## v6
// WorkingFinal
module WorkingFinal(input clk, input reset, input wire[15:0] mem_rdata, output wire[15:0] mem_addr, output wire[15:0] mem_wdata, output wire mem_we, output wire halt);
	wire[15:0] MemOut, IRout, AluOutLo, AluOutHi, ALUInA, ALUInB, ALUInC, PCin, PCout, MemAddr, OutBusB, DMRout, RegWD1;
	wire ccpcwrite, ccirwrite, ccA, ccB, ccw1;
	wire[2:0] ccC, RFinB, curstate;
	wire[3:0] opcodereg, ccaluop;
	wire[15:0] LOout,Bout, RegWD2,OutBusA,OutBusC,Aout,Cout,PCSrcIn1,AluSrcCIn1,AluSrcCIn2,AluSrcCIn3,AluSrcCIn4;
	wire wNZ, wire1, PCwrite1,ccw2,ccpcwritecond,cciord,ccmemread,ccmemwrite,ccpcinit;
	wire[1:0] ccpcsource,ccmemtoreg;
	ctrlckt  cc (clk,reset,IRout[15:12],ccw1,ccw2,ccpcwritecond,ccpcwrite,cciord,ccmemread,ccmemwrite,ccmemtoreg,ccirwrite,ccA,ccB,ccC,ccpcsource,ccaluop,ccpcinit,opcodereg,curstate);
	and(wire1,ccpcwritecond,wNZ);
	or(PCwrite1,wire1,ccpcwrite);
	Register PC (PCin,16'd0,PCout,PCwrite1,ccpcinit,clk);
	Mux2to1 IorD (cciord,PCout,LOout,MemAddr);
	assign mem_addr = MemAddr;
	assign mem_wdata = Bout;
  ...
Size: about 240 flip-flops, ~0.023 sq mm of cells after synthesis.
Settings: LEC_CHECK=0, ABC_AREA=1, CAP_MARGIN=20, CORE_MARGIN=2, CORE_UTILIZATION=72, CTS_CLUSTER_DIAMETER=375, CTS_CLUSTER_SIZE=95, PLACE_DENSITY=0.38, SETUP_SLACK_MARGIN=-0.13, SLEW_MARGIN=20, TNS_END_PERCENT=5; clock period 9.84 ns.
run.sh (not shown) runs the stock make flow with config.mk's settings and CLKGATE_MAP_FILE=.
v6 did not finish: a tool error stopped it during global routing (5_1_grt).
diff inputs: v6 => v7
--- a/flow/config.mk
+++ b/flow/config.mk
@@ -10,8 +10,3 @@
 export CORE_MARGIN = 2
-export CORE_UTILIZATION = 72
-export CTS_CLUSTER_DIAMETER = 375
-export CTS_CLUSTER_SIZE = 95
-export PLACE_DENSITY = 0.38
-export SETUP_SLACK_MARGIN = -0.13
+export CORE_UTILIZATION = 71
 export SLEW_MARGIN = 20
-export TNS_END_PERCENT = 5
==> flow/constraint.sdc <==
create_clock -name core_clock -period 36.0 [get_ports {clk}]
set_input_delay 7.2000 -clock core_clock [delete_from_list [all_inputs] [get_ports {clk}]]
set_output_delay 7.2000 -clock core_clock [all_outputs]
set_load 0.01 [all_outputs]
==> comparison <==
Across v6 and v7, a clean result was obtained everywhere but in v6.
Cmp v7 vs v6: post-cts repair resize count lower in v7
Comparing v6 against v7, there is no change at all in area after synthesis.
v6 and v7 ended up with nearly the same share of flip-flops with an asynchronous set or reset.
As of v7, weighted congestion reported at the end of routability-driven placement had fallen by more than 10% compared to v6.
[compare] base=v6 new=v7: synthesized cell count did not really move; post-CTS setup buffer count decreased 13.
Taking v6 as the reference, in v7 fraction of synthesized area in multiplexers was more or less identical; post-synthesis share of cell area spent on and, or, nand and nor gates neither gained nor lost much; Yosys chip area comparable.

Starting RTL as in the previous note.
Design WorkingFinal, start of the top module:
module WorkingFinal(input clk, input reset, input wire[15:0] mem_rdata, output wire[15:0] mem_addr, output wire[15:0] mem_wdata, output wire mem_we, output wire halt);
	wire[15:0] MemOut, IRout, AluOutLo, AluOutHi, ALUInA, ALUInB, ALUInC, PCin, PCout, MemAddr, OutBusB, DMRout, RegWD1;
	wire ccpcwrite, ccirwrite, ccA, ccB, ccw1;
	wire[2:0] ccC, RFinB, curstate;
	wire[3:0] opcodereg, ccaluop;
	wire[15:0] LOout,Bout, RegWD2,OutBusA,OutBusC,Aout,Cout,PCSrcIn1,AluSrcCIn1,AluSrcCIn2,AluSrcCIn3,AluSrcCIn4;
	wire wNZ, wire1, PCwrite1,ccw2,ccpcwritecond,cciord,ccmemread,ccmemwrite,ccpcinit;
	wire[1:0] ccpcsource,ccmemtoreg;
	ctrlckt  cc (clk,reset,IRout[15:12],ccw1,ccw2,ccpcwritecond,ccpcwrite,cciord,ccmemread,ccmemwrite,ccmemtoreg,ccirwrite,ccA,ccB,ccC,ccpcsource,ccaluop,ccpcinit,opcodereg,curstate);
	and(wire1,ccpcwritecond,wNZ);
	or(PCwrite1,wire1,ccpcwrite);
	Register PC (PCin,16'd0,PCout,PCwrite1,ccpcinit,clk);
	Mux2to1 IorD (cciord,PCout,LOout,MemAddr);
	assign mem_addr = MemAddr;
	assign mem_wdata = Bout;
	assign mem_we = ccmemwrite;
	assign MemOut = mem_rdata;
	assign halt = (curstate == 3'b010) && (IRout[15:13] == 3'b111);
	IRlt ir1(clk,MemOut,ccirwrite,IRout);
	Register DMR(MemOut,16'd0,DMRout,1'b1,1'b0,clk);
	Mux4to1 MemToReg(ccmemtoreg,DMRout,LOout,PCout,16'd1,RegWD1);
	Mux4to1_3bit m4to13bit (IRout[5:3],IRout[11:9],IRout[15:14],RFinB);
	RegFile rfile1 (IRout[8:6],RFinB,IRout[2:0],IRout[11:9],RegWD1,RegWD2,OutBusA,OutBusB,OutBusC,ccw1,ccw2,clk);
	Register RegAluSrcA(OutBusA,16'd0,Aout,1'b1,1'b0,clk);
	Register RegAluSrcB(OutBusB,16'd0,Bout,1'b1,1'b0,clk);
	Register RegAluSrcC(OutBusC,16'd0,Cout,1'b1,1'b0,clk);
	shiftconcat conc (PCout,IRout[11:0],PCSrcIn1);
	Sext6b s6b (IRout[5:0], AluSrcCIn2);
	shift1 sh1 (AluSrcCIn2,AluSrcCIn1);
	Sext3b s3b (IRout[2:0], AluSrcCIn3);
	Zext6b z6b (IRout[5:0],AluSrcCIn4);
	Mux2to1 AluSrcA(ccA, PCout, Aout, ALUInA);
	Mux2to1 AluSrcB(ccB, 16'd2, Bout,ALUInB);
	Mux5to1 AluSrcC(ccC, Cout, AluSrcCIn1, AluSrcCIn2, AluSrcCIn3, AluSrcCIn4, ALUInC);
	ALU alu (ccaluop, ALUInA,ALUInB,ALUInC, AluOutLo,AluOutHi,wNZ);
  ...
==> flow/config.mk <==
export PLATFORM = sky130hd
export DESIGN_NAME = WorkingFinal
export DESIGN_NICKNAME = WorkingFinal
export VERILOG_FILES = /design/flow/design.v
export SDC_FILE = /design/flow/constraint.sdc
export NUM_CORES = 4
export LEC_CHECK = 0
export CAP_MARGIN = 20
export CORE_ASPECT_RATIO = 1.81
export CORE_MARGIN = 2
export CORE_UTILIZATION = 66
export MAX_ROUTING_LAYER = met4
export SETUP_SLACK_MARGIN = 5.0
export SLEW_MARGIN = 20
export TNS_END_PERCENT = 5
==> flow/constraint.sdc <==
create_clock -name core_clock -period 30.0 [get_ports {clk}]
set_input_delay 6.0000 -clock core_clock [delete_from_list [all_inputs] [get_ports {clk}]]
set_output_delay 6.0000 -clock core_clock [all_outputs]
set_load 0.01 [all_outputs]
The starting point ended with an error in global routing with GRT-0232.
Rerun with:
==> flow/config.mk (replaced) <==
export PLATFORM = sky130hd
export DESIGN_NAME = WorkingFinal
export DESIGN_NICKNAME = WorkingFinal
export VERILOG_FILES = /design/flow/design.v
export SDC_FILE = /design/flow/constraint.sdc
export NUM_CORES = 4
export LEC_CHECK = 0
export CAP_MARGIN = 15
export CELL_PAD_IN_SITES_DETAIL_PLACEMENT = 1
export CORE_MARGIN = 2
export CORE_UTILIZATION = 40
export SLEW_MARGIN = 0
What happened:
- The new run went through all stages and came out clean
- synthesized area stays the same
- synthesized cell count does not change
- die size goes up by 63%
Rerun with:
--- a/flow/config.mk
+++ b/flow/config.mk
@@ -8,2 +8 @@
-export CAP_MARGIN = 15
-export CELL_PAD_IN_SITES_DETAIL_PLACEMENT = 1
+export CAP_MARGIN = 20
@@ -12 +11 @@
-export SLEW_MARGIN = 0
+export SLEW_MARGIN = 20
==> flow/constraint.sdc (replaced) <==
create_clock -name core_clock -period 29.0 [get_ports {clk}]
set_input_delay 5.8000 -clock core_clock [delete_from_list [all_inputs] [get_ports {clk}]]
set_output_delay 5.8000 -clock core_clock [all_outputs]
set_load 0.01 [all_outputs]
Result: Critical path depth went up by 3; wire length went down by a few percent; hold slack gains 0.0058 ns; clock skew shrinks by 0.0051 ns; die area is unchanged; final area climbs slightly.
Rerun with:
--- a/flow/config.mk
+++ b/flow/config.mk
@@ -10 +10,2 @@
-export CORE_UTILIZATION = 40
+export CORE_UTILIZATION = 65
+export SETUP_SLACK_MARGIN = 5.0
==> flow/constraint.sdc (replaced) <==
create_clock -name core_clock -period 30.0 [get_ports {clk}]
set_input_delay 6.0000 -clock core_clock [delete_from_list [all_inputs] [get_ports {clk}]]
set_output_delay 6.0000 -clock core_clock [all_outputs]
set_load 0.01 [all_outputs]
=> With this change the flow failed in global routing. Synthesized area is unchanged. Die size decreases by 38%. Synthesized cell count stays the same.
Rerun with:
--- a/flow/config.mk
+++ b/flow/config.mk
@@ -8 +8,3 @@
-export CAP_MARGIN = 20
+export CAP_MARGIN = 10
+export CELL_PAD_IN_SITES_DETAIL_PLACEMENT = 1
+export CELL_PAD_IN_SITES_GLOBAL_PLACEMENT = 2
@@ -10,3 +12,4 @@
-export CORE_UTILIZATION = 65
-export SETUP_SLACK_MARGIN = 5.0
-export SLEW_MARGIN = 20
+export CORE_UTILIZATION = 40
+export HOLD_SLACK_MARGIN = 0.19
+export PLACE_DENSITY_LB_ADDON = 0.02
+export SLEW_MARGIN = 35
With this change the flow passed the timing, design-rule and antenna checks.
Die size rises by 61%.
Synthesized area is unchanged.
Synthesized cell count does not change.
Rerun with:
==> flow/config.mk (replaced) <==
export PLATFORM = sky130hd
export DESIGN_NAME = WorkingFinal
export DESIGN_NICKNAME = WorkingFinal
export VERILOG_FILES = /design/flow/design.v
export SDC_FILE = /design/flow/constraint.sdc
export NUM_CORES = 4
export LEC_CHECK = 0
export CAP_MARGIN = 20
export CORE_MARGIN = 2
export CORE_UTILIZATION = 49
export SLEW_MARGIN = 20
==> flow/constraint.sdc (replaced) <==
create_clock -name core_clock -period 29.0 [get_ports {clk}]
set_input_delay 5.8000 -clock core_clock [delete_from_list [all_inputs] [get_ports {clk}]]
set_output_delay 5.8000 -clock core_clock [all_outputs]
set_load 0.01 [all_outputs]
Final area decreases slightly.
Fmax increases by a few percent.
Via count increases slightly.
